Setup of garnet:
Design pipeline, start of the top module:
module pipeline(
input clk,
input rst_n,
input signed [8:0] x_in,
input signed [8:0] y_in,
input signed [31:0] phase_in,
input in_valid,
output signed [8:0] x_out,
output signed [8:0] y_out,
output signed [31:0] phase_out,
output out_valid
);
Size: ~12000 cells after synthesis, ~1600 flip-flops, ~0.11 mm2 of cells after synthesis.
Settings: LEC_CHECK=0, ABC_AREA=0, CAP_MARGIN=35, CELL_PAD_IN_SITES_GLOBAL_PLACEMENT=3, CORE_ASPECT_RATIO=0.65, CORE_MARGIN=4, CORE_UTILIZATION=70, CTS_CLUSTER_DIAMETER=169, GPL_ROUTABILITY_DRIVEN=0, GPL_TIMING_DRIVEN=1, MAX_ROUTING_LAYER=met4, PLACE_DENSITY_LB_ADDON=0.22, SETUP_SLACK_MARGIN=-0.26, SLEW_MARGIN=20; clock period 3.31 ns.
run.sh (not shown) runs the stock make flow with config.mk's settings and CLKGATE_MAP_FILE=.
garnet did not finish: a tool error stopped it during 3_1_place_gp_skip_io.
Changes in onyx relative to garnet:
Settings: SLEW_MARGIN now 40, was 20; GPL_ROUTABILITY_DRIVEN no longer set, was 0; PLACE_DENSITY_LB_ADDON no longer set, was 0.22; CAP_MARGIN now 5, was 35; ABC_AREA no longer set, was 0; CORE_ASPECT_RATIO no longer set, was 0.65; CORE_UTILIZATION now 72, was 70; CTS_CLUSTER_DIAMETER now 70, was 169; SETUP_SLACK_MARGIN now -0.27, was -0.26; CTS_CLUSTER_SIZE now 33, previously not set; CELL_PAD_IN_SITES_GLOBAL_PLACEMENT no longer set, was 3; MAX_ROUTING_LAYER no longer set, was met4; CORE_MARGIN now 2, was 4; GPL_TIMING_DRIVEN no longer set, was 1; the clock period (ns, I/O delays scaled along) now 2.83, was 3.31.
## What came out
- onyx finished all stages; however, its layout fails the closing checks, the failures being negative setup slack.
- Compared with garnet, onyx shows die extent in x that has gone down by more than 10%.
- Diff garnet -> onyx: number of standard-cell rows in the floorplan rose 22%; die size shows a reduction of 4.7%; count of state elements after synthesis neither gained nor lost much; share of synthesized registers carrying an async set or reset flat.
For quartz, these inputs were changed with respect to onyx:
Settings: CORE_MARGIN changed from 2 to 6; CORE_ASPECT_RATIO newly set to 0.89; SLEW_MARGIN changed from 40 to 25; CTS_CLUSTER_DIAMETER removed (was 70); ABC_AREA newly set to 1; SETUP_SLACK_MARGIN removed (was -0.27); CORE_UTILIZATION changed from 72 to 23; CTS_CLUSTER_SIZE changed from 33 to 59; CAP_MARGIN changed from 5 to 20; the clock period (ns, I/O delays scaled along) changed from 2.83 to 4.63.
Results
cordic_stages[20].stage_inst.phase_final[31] as the capture point of the worst path was reported by quartz, and cordic_stages[21].stage_inst.phase_final[11] by onyx.
In the tables for onyx and quartz, cell count reads higher with quartz.
Looking at post-layout minimum cycle time, quartz sits 0.065 ns higher than onyx does.
[compare] base=onyx new=quartz: post-CTS repair timing setup buffer count went down 83; area share of fa/ha/maj cells after synthesis went down 3.0 points; initial core utilization went down 49 points; clock distribution area overhead in the final layout went up 0.80 points.
quartz: PASS, flow complete, no timing, DRC or antenna violations
Changes in juniper relative to quartz:
Settings: clearing CTS_CLUSTER_SIZE, which used to be 59; putting SETUP_SLACK_MARGIN at 1.55 where nothing was set; putting CTS_CLUSTER_DIAMETER at 27 where nothing was set; swapping 6 for 2 in CORE_MARGIN; swapping 25 for 20 in SLEW_MARGIN; clearing CORE_ASPECT_RATIO, which used to be 0.89; clearing ABC_AREA, which used to be 1; swapping 23 for 66 in CORE_UTILIZATION; swapping 4.63 for 8.01 in the clock period (ns, I/O delays scaled along).
## What came out
Area fraction in xor and xnor cells was lower in quartz than in juniper. [juniper vs quartz] number of buffer and inverter instances along the worst setup path: lower in juniper. Changes observed in juniper relative to quartz: share of the clock period used by the worst path lower; core utilization increased by 51 points relative to the old numbers; worst slack at placement rose by 2.37 ns. Changes observed in juniper relative to quartz: overall die height now sits lower, required time at the worst-slack endpoint +3.57 ns. Summary of juniper over quartz: routability-driven placement congestion ratio went up about 2.3%, cell area went down 15%.
Changes in violet relative to juniper:
Settings: CTS_CLUSTER_DIAMETER removed (was 27); SETUP_SLACK_MARGIN changed from 1.55 to 0.47; CORE_UTILIZATION changed from 66 to 72; the clock period (ns, I/O delays scaled along) changed from 8.01 to 4.08.
Of violet and juniper, the run reporting the lower count of non-filler cells in the finished layout was violet.
Summary — final area, violet relative to juniper: lower, by 0.0067 mm2.
In violet, the clock-buffer cell count came out about 56% below the value in juniper.
Between juniper and violet, worst hold slack increased.
In violet the sequential share of layout area turned out 1.4 points higher than in juniper.
Here is what was changed in the inputs of ember compared with violet.
Settings: CAP_MARGIN: 20 -> 5; TNS_END_PERCENT: unset -> 10; SETUP_SLACK_MARGIN: 0.47 -> -0.28; SLEW_MARGIN: 20 -> 40; CTS_CLUSTER_DIAMETER: unset -> 106; GPL_ROUTABILITY_DRIVEN: unset -> 0; CORE_ASPECT_RATIO: unset -> 0.98; CTS_CLUSTER_SIZE: unset -> 28; the clock period (ns, I/O delays scaled along): 4.08 -> 2.81.
Results
- In summary, violet completed successfully, with a layout that passed the timing, design-rule and antenna checks.
- Every stage of ember finished as expected; the final checks, on the other hand, flagged negative setup slack, which means the layout fails.
- [compare] base=violet new=ember: via count of the first global-routing pass now sits higher; detailed-route wire length per cell now sits higher; achievable frequency now sits higher; die width now sits higher.
- in2reg as the worst min-delay path category was reported by ember, and reg2reg by violet.
- The run showing the smaller area growth from synthesis to final layout is violet.
- Max minimum hold slack across ember and violet: violet

========
Starting RTL as in the previous note.
// pipeline
module pipeline(
input clk,
input rst_n,
input signed [8:0] x_in,
input signed [8:0] y_in,
input signed [31:0] phase_in,
input in_valid,
output signed [8:0] x_out,
output signed [8:0] y_out,
output signed [31:0] phase_out,
output out_valid
);
    wire signed [8:0] x_stage [0:31];
    wire signed [8:0] y_stage [0:31];
    wire signed [31:0] phase_stage [0:31];
    assign x_stage[0] = x_in;
    assign y_stage[0] = y_in;
    assign phase_stage[0] = phase_in;
genvar i;
generate
        for (i = 0; i < 31; i = i + 1) begin : cordic_stages
            cordic_phase_shifter #(
                .DEPTH(i),
                .LOG2_PHASE_SCALE(0)
            ) stage_inst (
                .clk(clk),
                .rst_n(rst_n),
                .x_in(x_stage[i]),
                .y_in(y_stage[i]),
                .p(phase_stage[i]),
                .x_out(x_stage[i+1]),
                .y_out(y_stage[i+1]),
                .phase_final(phase_stage[i+1])
            );
        end
endgenerate
    reg [30:0] valid_stage;
    always @(posedge clk) begin
        if (!rst_n)
            valid_stage <= 31'd0;
        else
            valid_stage <= {valid_stage[29:0], in_valid};
    end
    assign out_valid = valid_stage[30];
    assign x_out = x_stage[31];
    assign y_out = y_stage[31];
    assign phase_out = phase_stage[31];
endmodule
export LEC_CHECK = 0
export CAP_MARGIN = 10
export CORE_MARGIN = 2
export CORE_UTILIZATION = 72
export CTS_CLUSTER_SIZE = 15
export HOLD_SLACK_MARGIN = 0.29
export SETUP_SLACK_MARGIN = 0.47
export SLEW_MARGIN = 20
create_clock -name core_clock -period 3.28 [get_ports {clk}]
The baseline produced a layout that fails on negative setup slack.
Edit:
==> flow/config.mk (replaced) <==
export PLATFORM = sky130hd
export DESIGN_NAME = pipeline
export DESIGN_NICKNAME = pipeline
export VERILOG_FILES = /design/flow/design.v
export SDC_FILE = /design/flow/constraint.sdc
export NUM_CORES = 4
export LEC_CHECK = 0
export CAP_MARGIN = 40
export CORE_ASPECT_RATIO = 0.98
export CORE_MARGIN = 7
export CORE_UTILIZATION = 51
export CTS_CLUSTER_SIZE = 28
export GPL_ROUTABILITY_DRIVEN = 0
export PLACE_DENSITY_LB_ADDON = 0.1
export SETUP_SLACK_MARGIN = 0.48
export SLEW_MARGIN = 20
==> flow/constraint.sdc (replaced) <==
create_clock -name core_clock -period 3.14 [get_ports {clk}]
set_input_delay 0.6280 -clock core_clock [delete_from_list [all_inputs] [get_ports {clk}]]
set_output_delay 0.6280 -clock core_clock [all_outputs]
set_load 0.01 [all_outputs]
After rerunning: The new run finished but failed the layout checks on negative setup slack; first-iteration DRC count goes down by well over a third; die area goes up by well over a third; maximum frequency goes up by a few percent; synthesized area does not change.

========
amber:
Starting RTL as in the previous note.
make LEC_CHECK=0 ABC_AREA=1 CAP_MARGIN=20 CELL_PAD_IN_SITES_DETAIL_PLACEMENT=2 CELL_PAD_IN_SITES_GLOBAL_PLACEMENT=0 CORE_ASPECT_RATIO=1.72 CORE_MARGIN=2 CORE_UTILIZATION=40 CTS_CLUSTER_DIAMETER=188 CTS_CLUSTER_SIZE=30 GPL_ROUTABILITY_DRIVEN=0 GPL_TIMING_DRIVEN=0 PLACE_DENSITY_LB_ADDON=0.06 SLEW_MARGIN=5 TNS_END_PERCENT=50 finish   # period 3.04 ns
amber: it failed during detailed placement, and the tool reported DPL-0033.
Relative to amber, the following input files were edited for harbor:
- CELL_PAD_IN_SITES_GLOBAL_PLACEMENT: 0 -> unset
- CORE_ASPECT_RATIO: 1.72 -> unset
- TNS_END_PERCENT: 50 -> unset
- PLACE_DENSITY_LB_ADDON: 0.06 -> unset
- CORE_MARGIN: 2 -> 6
- CTS_CLUSTER_DIAMETER: 188 -> unset
- GPL_ROUTABILITY_DRIVEN: 0 -> unset
- ABC_AREA: 1 -> unset
- CTS_CLUSTER_SIZE: 30 -> unset
- CELL_PAD_IN_SITES_DETAIL_PLACEMENT: 2 -> unset
- CORE_UTILIZATION: 40 -> 23
- SLEW_MARGIN: 5 -> 25
- GPL_TIMING_DRIVEN: 0 -> unset
- the clock period (ns, I/O delays scaled along): 3.04 -> 4.63
Both conditions hold for harbor: the flow ran to the end and the final layout passed the timing, design-rule and antenna checks. Multiplexer fraction of the synthesized cell area: harbor vs amber up 11 points. Higher synthesized area goes to amber over harbor. Synthesis-stage register bit count: amber vs harbor identical. The yosys synthesis chip area in amber is 1.2 times that in harbor. In harbor relative to amber, width of the die had gone up by more than half. Against amber, harbor reports a register area share after synthesis that is higher. Changes observed in harbor relative to amber: total die area has increased; number of different library cells in the post-synthesis netlist has increased; y dimension of the die has decreased. Comparing amber and harbor, synthesized netlist cell count is higher on amber.
--- input diff harbor..maple ---
- putting ABC_AREA at 1 where nothing was set
- swapping 25 for 20 in SLEW_MARGIN
- swapping 23 for 40 in CORE_UTILIZATION
- swapping 6 for 2 in CORE_MARGIN
- putting GPL_TIMING_DRIVEN at 0 where nothing was set
- putting PLACE_DENSITY_LB_ADDON at 0.14 where nothing was set
- putting CTS_CLUSTER_DIAMETER at 188 where nothing was set
- swapping 4.63 for 10.0 in the clock period (ns, I/O delays scaled along)
## What came out
Changes observed in maple relative to harbor: maximum fanout count along the critical path has decreased, buffering overhead has increased, area share of and-or/or-and cells after synthesis has decreased, routability congestion estimate from global placement has increased. Of maple and harbor, it is maple that has the higher post-route clock skew.
> inputs changed (maple -> xenon)
- a change of CORE_UTILIZATION from 40 to 72
- a change of SLEW_MARGIN from 20 to 30
- a change of CTS_CLUSTER_DIAMETER from 188 to 77
- a deleted PLACE_DENSITY_LB_ADDON that had been 0.14
- an added SETUP_SLACK_MARGIN of -0.22
- a deleted GPL_TIMING_DRIVEN that had been 0
- a deleted ABC_AREA that had been 1
- an added HOLD_SLACK_MARGIN of -0.06
- a change of CAP_MARGIN from 20 to 15
- a change of the clock period (ns, I/O delays scaled along) from 10.0 to 2.94
## What came out
maple has a higher maximum fanout count along the critical path than xenon. The DRC marker count from the first detailed-route iteration reported for xenon is smaller than that of maple by 21%. Layout checks on xenon: not met. Flow itself completed; violations: setup timing. A worst min-delay path category of in2reg is what xenon shows, while reg2reg belongs to maple. Wire: xenon routes less than maple. The timing startpoint of the critical path comes out rst_n in one run and cordic_stages[17].stage_inst.phase_final[31] in the other, namely in maple and xenon respectively. Of maple and xenon, the run reporting the lower number of clock buffers inserted by TritonCTS was xenon. Diff maple -> xenon | vertical die dimension | down by more than a quarter. Re total track usage: maple was lower than xenon. Clock-buffer cell count for xenon is lower than for maple. Looking at critical path's slowest cell, the sky130_fd_sc_hd__buf_4 result is from maple; the sky130_fd_sc_hd__fa_1 one comes from xenon. xenon against maple: post-synthesis compound-gate area fraction shows an increase of 10 points, number of tapcells shrank by about 54%.
## Diff of input files: tundra against xenon
- CAP_MARGIN: 15 -> 20
- HOLD_SLACK_MARGIN: -0.06 -> unset
- CTS_CLUSTER_DIAMETER: 77 -> unset
- CORE_UTILIZATION: 72 -> 59
- SETUP_SLACK_MARGIN: -0.22 -> 1.9
- SLEW_MARGIN: 30 -> 20
- the clock period (ns, I/O delays scaled along): 2.94 -> 8.01
## What came out
Comparing tundra and xenon, the lower post-route worst hold slack is on xenon. Capture point of the critical path: cordic_stages[10].stage_inst.phase_final[23] -> tundra, cordic_stages[18].stage_inst.phase_final[24] -> xenon. Changes observed in tundra relative to xenon: wire length after detailed routing dropped about 16%, area of all placed cells without fillers dropped about 9%, number of cell instances on the worst register-to-register path climbed 1. Worst hold path class: in2reg -> xenon, reg2reg -> tundra. Between tundra and xenon, the synthesized chip area reported by yosys does not differ in any meaningful way. Completing all stages was not enough for xenon: its layout failed the final checks because of setup timing. tundra | status: complete | timing, DRC, antenna: pass.
What willow does differently from tundra at the input level:
- a deleted SETUP_SLACK_MARGIN that had been 1.9
- a change of SLEW_MARGIN from 20 to 25
- an added PLACE_DENSITY of 0.41
- a change of CORE_UTILIZATION from 59 to 23
- an added CORE_ASPECT_RATIO of 0.89
- an added CTS_CLUSTER_SIZE of 39
- a change of CORE_MARGIN from 2 to 6
- an added ABC_AREA of 1
- an added TNS_END_PERCENT of 40
- an added MIN_ROUTING_LAYER of met1
- a change of the clock period (ns, I/O delays scaled along) from 8.01 to 5.17
Results
willow ends up with a met1 global-route usage that is 19 points lower than in tundra.
Going from tundra to willow, arrival time of data at the critical path endpoint went down 1.07 ns.
Looking only at met3 routed wirelength, and setting everything else aside, the higher value of willow and tundra goes to willow.
Taking tundra as the reference, in willow total die size now sits higher; time the final worst path needs with I/O delays and setup now sits lower.
The non-clock buffer count number comes out lower for tundra vs willow.
Highest clock frequency the design can meet, willow vs tundra: up by more than a quarter
Compared tundra against willow; clock transition at the register clock pins on the worst setup and hold paths after CTS within noise.
What willow reported for placement-stage cell area has to be multiplied by 0.79 to get the figure for tundra.
